Setup of run A:
Design harris_response, start of the top module:
module harris_response (
    input  wire         clk,
    input  wire         rst_n,
    input  wire [349:0] in_window_value_xx,
    input  wire [374:0] in_window_value_xy,
    input  wire [349:0] in_window_value_yy,
    input  wire         in_window_valid,
    input  wire [15:0]  in_window_addr,
    input  wire         ready_for_new_event,
    output wire [45:0]  out_event_value,
    output wire         out_event_valid,
    output wire [15:0]  out_event_addr,
    output wire         window_req
    );
For scale: ~12,000 cells after synthesis, about 110,000 µm² of cells after synthesis.
export LEC_CHECK = 0
export ABC_AREA = 0
export CAP_MARGIN = 20
export CELL_PAD_IN_SITES_DETAIL_PLACEMENT = 0
export CELL_PAD_IN_SITES_GLOBAL_PLACEMENT = 1
export CORE_MARGIN = 10
export CORE_UTILIZATION = 58
export CTS_CLUSTER_SIZE = 22
export GPL_TIMING_DRIVEN = 0
export PLACE_DENSITY_LB_ADDON = 0.23
export SLEW_MARGIN = 0
create_clock -name core_clock -period 7.29 [get_ports {clk}]
run.sh (not shown) runs the stock make flow with config.mk's settings and CLKGATE_MAP_FILE=.
Nothing crashed in run A and all stages finished; the problem is that the final layout failed, the offending checks being negative setup slack.
> inputs changed (run A -> run B)
Settings: removing CTS_CLUSTER_SIZE (formerly 22); removing CELL_PAD_IN_SITES_DETAIL_PLACEMENT (formerly 0); removing CELL_PAD_IN_SITES_GLOBAL_PLACEMENT (formerly 1); changing CORE_MARGIN from 10 to 2; removing ABC_AREA (formerly 0); changing SLEW_MARGIN from 0 to 20; setting PLACE_DENSITY to 0.6 for the first time; removing PLACE_DENSITY_LB_ADDON (formerly 0.23); changing CORE_UTILIZATION from 58 to 40; removing GPL_TIMING_DRIVEN (formerly 0); changing the clock period (ns, I/O delays scaled along) from 7.29 to 12.6.
==> results <==
- FAIL: run A; every other run in run A and run B is clean
- Run B vs. run A: overall die area climbed about 35%, utilization down 22 points.
- Initial antenna violation count: run A and run B compared, higher one is run A
- Against run A as the reference, run B delivers a lower transition time of the tightest slew-check pin.
- Higher sequential cell area was reported by run A, not run B.
- Going from run A to run B, the number of vias in the routed layout was found to have gone down by 7.8%.
- When run B is set beside run A, its first-pass detailed-route iteration total turns out to be 4 smaller.
- Run B against run A: design area went down.
The inputs of run C differ from those of run B as listed below.
Settings: setting CORE_ASPECT_RATIO to 1.12 for the first time; setting ABC_AREA to 1 for the first time; setting CTS_CLUSTER_DIAMETER to 32 for the first time; changing CORE_UTILIZATION from 40 to 26; changing CAP_MARGIN from 20 to 0; setting GPL_ROUTABILITY_DRIVEN to 0 for the first time; setting HOLD_SLACK_MARGIN to 0.28 for the first time; changing CORE_MARGIN from 2 to 7; removing PLACE_DENSITY (formerly 0.6); setting MAX_ROUTING_LAYER to met4 for the first time; changing the clock period (ns, I/O delays scaled along) from 12.6 to 20.0.
==> results <==
For height of the chip, dividing the value from run B by the value from run C gives 0.75.
The final reports for run C and run B show total placed instance area higher in the former.
Relative to run B, the yosys synthesis chip area measured on run C has increased slightly.
What run D does differently from run C at the input level:
Settings: HOLD_SLACK_MARGIN: 0.28 -> unset; CORE_UTILIZATION: 26 -> 40; CAP_MARGIN: 0 -> 20; ABC_AREA: 1 -> unset; GPL_ROUTABILITY_DRIVEN: 0 -> unset; CORE_ASPECT_RATIO: 1.12 -> unset; CORE_MARGIN: 7 -> 2; CTS_CLUSTER_DIAMETER: 32 -> unset; MAX_ROUTING_LAYER: met4 -> unset; PLACE_DENSITY: unset -> 0.6; the clock period (ns, I/O delays scaled along): 20.0 -> 7.42.
[summary]
Across run C and run D, a clean result was obtained everywhere but in run D. Ran to the end and failed final checks on negative setup slack: run D. Going from run C to run D, clock buffer count in the final layout lost about 60%, first-pass GRT wire length has decreased, post-cts repair resize count shows an increase of 218. Compared with run C, run D shows a lower minimum clock period. Well-tap cell count: run D vs run C down 2,110. Run D vs run C: final-stage net count down by a few percent. Side by side, simple logic cell fraction of the synthesized area turned out lower in run D than in run C. Run D reports a lower flop share of the area than run C does.
Here is what was changed in the inputs of run E compared with run D.
Settings: putting CELL_PAD_IN_SITES_DETAIL_PLACEMENT at 1 where nothing was set; putting PLACE_DENSITY_LB_ADDON at 0.11 where nothing was set; clearing PLACE_DENSITY, which used to be 0.6; swapping 2 for 10 in CORE_MARGIN; swapping 7.42 for 13.0 in the clock period (ns, I/O delays scaled along).
- Run E went all the way through the flow, and no timing, DRC or antenna check failed.
- In run E the setup slack turned out 4.34 ns higher than in run D.
- In run E the fmax turned out 8.7 MHz lower than in run D.
- Non-filler instance count after layout of run E falls short of that of run D by a few percent.
- Looking at register-to-register setup slack, run E sits above run D.
- Core utilization | run E below run D
- Diff run E..run D | clock latency on the worst-skew pair | negligible
- The run showing the greater buffer count from post-CTS setup fixing is run D.

* * *

The RTL this note starts from:
==> flow/design.v <==
`timescale 1ns / 1ps
module gauss1d #(
    parameter DATA_WIDTH = 14
)(
    input wire clk,
    input wire rst_n,
    input wire in_window_valid,
    input wire [DATA_WIDTH*5-1:0] in_window_value,
    output reg [4+DATA_WIDTH-1:0] out_event_value,
    output reg out_event_valid
    );
always @(posedge clk or negedge rst_n) begin
    if(~rst_n) begin
        out_event_value <= 0;
        out_event_valid <= 0;
    end
    else begin
        if(in_window_valid == 1) begin
            out_event_value <= in_window_value[DATA_WIDTH*0+DATA_WIDTH-1:DATA_WIDTH*0] + 4*in_window_value[DATA_WIDTH*1+DATA_WIDTH-1:DATA_WIDTH*1] + 6*in_window_value[DATA_WIDTH*2+DATA_WIDTH-1:DATA_WIDTH*2] + 4*in_window_value[DATA_WIDTH*3+DATA_WIDTH-1:DATA_WIDTH*3] + in_window_value[DATA_WIDTH*4+DATA_WIDTH-1:DATA_WIDTH*4];
            out_event_valid <= 1;
        end
        else begin
            out_event_value <= 0;
            out_event_valid <= 0;
        end
    end
end
endmodule
`timescale 1ns / 1ps
module gauss5 #(
    parameter DATA_WIDTH = 14
)(
    input wire clk,
    input wire rst_n,
    input wire [DATA_WIDTH*5*5-1:0] in_window_value,
    input wire in_window_valid,
    input wire [15:0] in_window_addr,
    input wire ready_for_new_event,      
    output reg [8+DATA_WIDTH-1:0] out_event_value,
    output reg out_event_valid,
    output reg [15:0] out_event_addr,
    output wire window_req               
    );
assign window_req = ready_for_new_event;
wire out_event_valid_0;
wire [DATA_WIDTH+4-1:0] out_event_value_0;
gauss1d #(
    .DATA_WIDTH(DATA_WIDTH)
) gauss1d_inst_0 (
    .clk(clk),
    .rst_n(rst_n),
    .in_window_valid(in_window_valid),
    .in_window_value(in_window_value[DATA_WIDTH*5*1-1:DATA_WIDTH*5*0]),
    .out_event_value(out_event_value_0),
    .out_event_valid(out_event_valid_0)
    );
wire out_event_valid_1;
wire [DATA_WIDTH+4-1:0] out_event_value_1;
gauss1d #(
    .DATA_WIDTH(DATA_WIDTH)
) gauss1d_inst_1 (
    .clk(clk),
    .rst_n(rst_n),
    .in_window_valid(in_window_valid),
    .in_window_value(in_window_value[DATA_WIDTH*5*2-1:DATA_WIDTH*5*1]),
    .out_event_value(out_event_value_1),
    .out_event_valid(out_event_valid_1)
    );
wire out_event_valid_2;
wire [DATA_WIDTH+4-1:0] out_event_value_2;
gauss1d #(
    .DATA_WIDTH(DATA_WIDTH)
) gauss1d_inst_2 (
    .clk(clk),
    .rst_n(rst_n),
    .in_window_valid(in_window_valid),
    .in_window_value(in_window_value[DATA_WIDTH*5*3-1:DATA_WIDTH*5*2]),
    .out_event_value(out_event_value_2),
    .out_event_valid(out_event_valid_2)
    );
wire out_event_valid_3;
wire [DATA_WIDTH+4-1:0] out_event_value_3;
gauss1d #(
    .DATA_WIDTH(DATA_WIDTH)
) gauss1d_inst_3 (
    .clk(clk),
    .rst_n(rst_n),
    .in_window_valid(in_window_valid),
    .in_window_value(in_window_value[DATA_WIDTH*5*4-1:DATA_WIDTH*5*3]),
    .out_event_value(out_event_value_3),
    .out_event_valid(out_event_valid_3)
    );
wire out_event_valid_4;
wire [DATA_WIDTH+4-1:0] out_event_value_4;
gauss1d #(
    .DATA_WIDTH(DATA_WIDTH)
) gauss1d_inst_4 (
    .clk(clk),
    .rst_n(rst_n),
    .in_window_valid(in_window_valid),
    .in_window_value(in_window_value[DATA_WIDTH*5*5-1:DATA_WIDTH*5*4]),
    .out_event_value(out_event_value_4),
    .out_event_valid(out_event_valid_4)
    );
always @(posedge clk or negedge rst_n) begin
    if(~rst_n) begin
        out_event_value <= 0;
        out_event_valid <= 0;
        out_event_addr <= 0;
    end
    else begin
        if(out_event_valid_0 == 1 && out_event_valid_1 == 1 && out_event_valid_2 == 1 && out_event_valid_3 == 1 && out_event_valid_4 == 1) begin
            out_event_value <= out_event_value_0 + 4*out_event_value_1 + 6*out_event_value_2 + 4*out_event_value_3 + out_event_value_4;
            out_event_valid <= 1;
            out_event_addr <= in_window_addr;
        end
        else begin
            out_event_value <= 0;
            out_event_valid <= 0;
            out_event_addr <= 0;
        end
    end
end
endmodule
`timescale 1ns / 1ps
module harrisres #(
    parameter DATA_WIDTH = 23
)(
    input wire clk,
    input wire rst_n,
    input wire [DATA_WIDTH-2:0] in_event_value_xx,
    input wire [DATA_WIDTH-1:0] in_event_value_xy,
    input wire [DATA_WIDTH-2:0] in_event_value_yy,
    input wire in_event_valid_xx,
    input wire in_event_valid_xy,
    input wire in_event_valid_yy,
    input wire [15:0] in_event_addr_xx,
    input wire [15:0] in_event_addr_xy,
    input wire [15:0] in_event_addr_yy,
    input wire ready_for_new_event,      
    output reg [DATA_WIDTH+22:0] out_event_value,
    output reg out_event_valid,
    output reg [15:0] out_event_addr,
    output wire event_req                
    );
assign event_req = ready_for_new_event;
always @(posedge clk or negedge rst_n) begin
    if(~rst_n) begin
        out_event_value <= 0;
        out_event_valid <= 0;
        out_event_addr <= 0;
    end
    else begin
        if(in_event_valid_xx == 1 && in_event_valid_xy == 1 && in_event_valid_yy == 1 && in_event_addr_xx == in_event_addr_xy && in_event_addr_xx == in_event_addr_yy) begin
            out_event_value <= 25 * in_event_value_xx * in_event_value_yy - 25 * in_event_value_xy * in_event_value_xy - (in_event_value_xx + in_event_value_yy) * (in_event_value_xx + in_event_value_yy);
            out_event_valid <= 1;
            out_event_addr <= in_event_addr_xx;
        end
        else begin
            out_event_value <= 0;
            out_event_valid <= 0;
            out_event_addr <= 0;
        end
    end
end
endmodule
`timescale 1ns / 1ps
module harris_response (
    input  wire         clk,
    input  wire         rst_n,
    input  wire [349:0] in_window_value_xx,
    input  wire [374:0] in_window_value_xy,
    input  wire [349:0] in_window_value_yy,
    input  wire         in_window_valid,
    input  wire [15:0]  in_window_addr,
    input  wire         ready_for_new_event,
    output wire [45:0]  out_event_value,
    output wire         out_event_valid,
    output wire [15:0]  out_event_addr,
    output wire         window_req
    );
wire [15:0] addr_xx, addr_xy, addr_yy;
wire [21:0] value_xx, value_yy;
wire [22:0] value_xy;
wire valid_xx, valid_xy, valid_yy;
wire req_xx, req_xy, req_yy;
wire event_req;
assign window_req = req_xx & req_xy & req_yy;
gauss5 #(.DATA_WIDTH(14)) gauss5_inst_xx (
    .clk(clk), .rst_n(rst_n),
    .in_window_value(in_window_value_xx), .in_window_valid(in_window_valid),
    .in_window_addr(in_window_addr), .ready_for_new_event(event_req),
    .out_event_valid(valid_xx), .out_event_addr(addr_xx),
    .out_event_value(value_xx), .window_req(req_xx));
gauss5 #(.DATA_WIDTH(15)) gauss5_inst_xy (
    .clk(clk), .rst_n(rst_n),
    .in_window_value(in_window_value_xy), .in_window_valid(in_window_valid),
    .in_window_addr(in_window_addr), .ready_for_new_event(event_req),
    .out_event_valid(valid_xy), .out_event_addr(addr_xy),
    .out_event_value(value_xy), .window_req(req_xy));
gauss5 #(.DATA_WIDTH(14)) gauss5_inst_yy (
    .clk(clk), .rst_n(rst_n),
    .in_window_value(in_window_value_yy), .in_window_valid(in_window_valid),
    .in_window_addr(in_window_addr), .ready_for_new_event(event_req),
    .out_event_valid(valid_yy), .out_event_addr(addr_yy),
    .out_event_value(value_yy), .window_req(req_yy));
harrisres #(.DATA_WIDTH(23)) harrisres_inst (
    .clk(clk), .rst_n(rst_n),
    .in_event_value_xx(value_xx), .in_event_value_yy(value_yy),
    .in_event_value_xy(value_xy),
    .in_event_valid_xx(valid_xx), .in_event_valid_yy(valid_yy),
    .in_event_valid_xy(valid_xy),
    .in_event_addr_xx(addr_xx), .in_event_addr_yy(addr_yy),
    .in_event_addr_xy(addr_xy),
    .ready_for_new_event(ready_for_new_event),
    .out_event_valid(out_event_valid), .out_event_addr(out_event_addr),
    .out_event_value(out_event_value), .event_req(event_req));
endmodule
clock: 11.6 ns
lec_check: 0
cap_margin: 20
cell_pad_in_sites_detail_placement: 0
cell_pad_in_sites_global_placement: 0
core_margin: 2
core_utilization: 72
cts_cluster_diameter: 114
min_routing_layer: met1
place_density: 0.91
slew_margin: 20
tns_end_percent: 95
The baseline produced a layout that fails on capacitance limit, slew limit, setup timing.
Edit:
CAP_MARGIN = 0   (was 20)
CELL_PAD_IN_SITES_DETAIL_PLACEMENT = default   (was 0)
CELL_PAD_IN_SITES_GLOBAL_PLACEMENT = default   (was 0)
CORE_ASPECT_RATIO = 1.12   (was default)
CORE_UTILIZATION = 40   (was 72)
CTS_CLUSTER_DIAMETER = 32   (was 114)
MIN_ROUTING_LAYER = default   (was met1)
PLACE_DENSITY = default   (was 0.91)
TNS_END_PERCENT = default   (was 95)
clock period = 13.0 ns   (was 11.6 ns; I/O delays follow)
- The changed run finished with timing, DRC and antenna clean
- routed wire length shrinks by about 6%
- synthesized area stays the same
- clock-buffer cell count went up by 88
- core utilization falls by 38 points
- flip-flop count is unchanged
- final cell count increases by about 10%
Edit:
ABC_AREA = 1   (was default)
CELL_PAD_IN_SITES_DETAIL_PLACEMENT = 1   (was default)
CELL_PAD_IN_SITES_GLOBAL_PLACEMENT = 2   (was default)
CORE_ASPECT_RATIO = 1.53   (was 1.12)
CORE_MARGIN = 10   (was 2)
CORE_UTILIZATION = 26   (was 40)
CTS_CLUSTER_DIAMETER = 89   (was 32)
MAX_ROUTING_LAYER = met5   (was default)
PLACE_DENSITY_LB_ADDON = 0.11   (was default)
SETUP_SLACK_MARGIN = 0.53   (was default)
TNS_END_PERCENT = 70   (was default)
Result: Area after synthesis rose by about 0.65%. Cell area rose by about 0.6%. Hold slack is worse by 0.043 ns. Core utilization decreases by 17 points.
Edit:
ABC_AREA = default   (was 1)
CAP_MARGIN = 20   (was 0)
CELL_PAD_IN_SITES_DETAIL_PLACEMENT = default   (was 1)
CELL_PAD_IN_SITES_GLOBAL_PLACEMENT = default   (was 2)
CORE_ASPECT_RATIO = default   (was 1.53)
CORE_MARGIN = 6   (was 10)
CORE_UTILIZATION = 30   (was 26)
CTS_CLUSTER_DIAMETER = default   (was 89)
MAX_ROUTING_LAYER = default   (was met5)
PLACE_DENSITY = 0.7   (was default)
PLACE_DENSITY_LB_ADDON = default   (was 0.11)
SETUP_SLACK_MARGIN = -0.84   (was 0.53)
TNS_END_PERCENT = 45   (was 70)
clock period = 9.05 ns   (was 13.0 ns; I/O delays follow)
The changed run finished but failed the layout checks on setup timing.
Core utilization came out higher by 6.3 points.
Count of clock-buffer cells in the layout came out lower by 8.
Non-clock buffer count rises by 617.
Cell area goes up by a few percent.

* * *

RTL: the design.v shown in full above, as it stands there.
clock: 18.5 ns
lec_check: 0
cap_margin: 20
cell_pad_in_sites_detail_placement: 1
cell_pad_in_sites_global_placement: 0
core_aspect_ratio: 0.74
core_margin: 2
core_utilization: 64
cts_cluster_diameter: 114
cts_cluster_size: 57
gpl_routability_driven: 0
hold_slack_margin: 0.11
max_routing_layer: met5
min_routing_layer: met2
place_density_lb_addon: 0.23
slew_margin: 25
tns_end_percent: 55
The baseline died in 3_5_place_dp on DPL-0033.
Then changed:
ABC_AREA = 1   (was unset)
CAP_MARGIN = 0   (was 20)
CELL_PAD_IN_SITES_DETAIL_PLACEMENT = unset   (was 1)
CELL_PAD_IN_SITES_GLOBAL_PLACEMENT = unset   (was 0)
CORE_ASPECT_RATIO = 1.07   (was 0.74)
CORE_MARGIN = 7   (was 2)
CORE_UTILIZATION = 26   (was 64)
CTS_CLUSTER_DIAMETER = 32   (was 114)
CTS_CLUSTER_SIZE = 79   (was 57)
HOLD_SLACK_MARGIN = unset   (was 0.11)
MIN_ROUTING_LAYER = unset   (was met2)
PLACE_DENSITY_LB_ADDON = unset   (was 0.23)
SETUP_SLACK_MARGIN = -0.46   (was unset)
SLEW_MARGIN = 20   (was 25)
TNS_END_PERCENT = unset   (was 55)
clock period = 20.0 ns   (was 18.5 ns; I/O delays follow)
This time the run ran to the end with no violations. Synthesized area went up by 0.65%. Die area increases to 2.5 times its value. Synthesized cell count rises by 12%.
Then changed:
ABC_AREA = unset   (was 1)
CAP_MARGIN = 20   (was 0)
CORE_ASPECT_RATIO = unset   (was 1.07)
CORE_MARGIN = 2   (was 7)
CORE_UTILIZATION = 54   (was 26)
CTS_CLUSTER_DIAMETER = unset   (was 32)
CTS_CLUSTER_SIZE = unset   (was 79)
GPL_ROUTABILITY_DRIVEN = unset   (was 0)
MAX_ROUTING_LAYER = unset   (was met5)
SETUP_SLACK_MARGIN = -0.85   (was -0.46)
clock period = 8.7 ns   (was 20.0 ns; I/O delays follow)
The changed run completed and failed the layout checks on setup timing.
Clock skew went down by 0.038 ns.
Synthesized cell count goes down by roughly a tenth.
Critical path depth came out lower by 4.
Fmax grows by roughly a tenth.
Routed wire length went down by a few percent.
Then changed:
ABC_AREA = 0   (was unset)
CAP_MARGIN = 25   (was 20)
CORE_UTILIZATION = 40   (was 54)
CTS_CLUSTER_SIZE = 34   (was unset)
GPL_ROUTABILITY_DRIVEN = 1   (was unset)
GPL_TIMING_DRIVEN = 0   (was unset)
MIN_ROUTING_LAYER = met2   (was unset)
PLACE_DENSITY_LB_ADDON = 0.13   (was unset)
SETUP_SLACK_MARGIN = unset   (was -0.85)
clock period = 16.3 ns   (was 8.7 ns; I/O delays follow)
The changed run completed without violations.
Hold slack is worse by 0.0053 ns.
Flip-flop count is unchanged.
Sequential share of layout area rises by 0.26 points.
Maximum frequency falls by 28%.
Cell count rises by 4.5%.
Then changed:
ABC_AREA = unset   (was 0)
CAP_MARGIN = 20   (was 25)
CORE_UTILIZATION = 71   (was 40)
CTS_CLUSTER_DIAMETER = 367   (was unset)
CTS_CLUSTER_SIZE = 37   (was 34)
GPL_ROUTABILITY_DRIVEN = unset   (was 1)
GPL_TIMING_DRIVEN = unset   (was 0)
MIN_ROUTING_LAYER = unset   (was met2)
PLACE_DENSITY_LB_ADDON = unset   (was 0.13)
SETUP_SLACK_MARGIN = 2.49   (was unset)
TNS_END_PERCENT = 70   (was unset)
clock period = 9.5 ns   (was 16.3 ns; I/O delays follow)
The changed run aborted during 5_1_grt (ODB-0269); area after synthesis stays the same; synthesized cell count stays the same; die size drops by 43%.
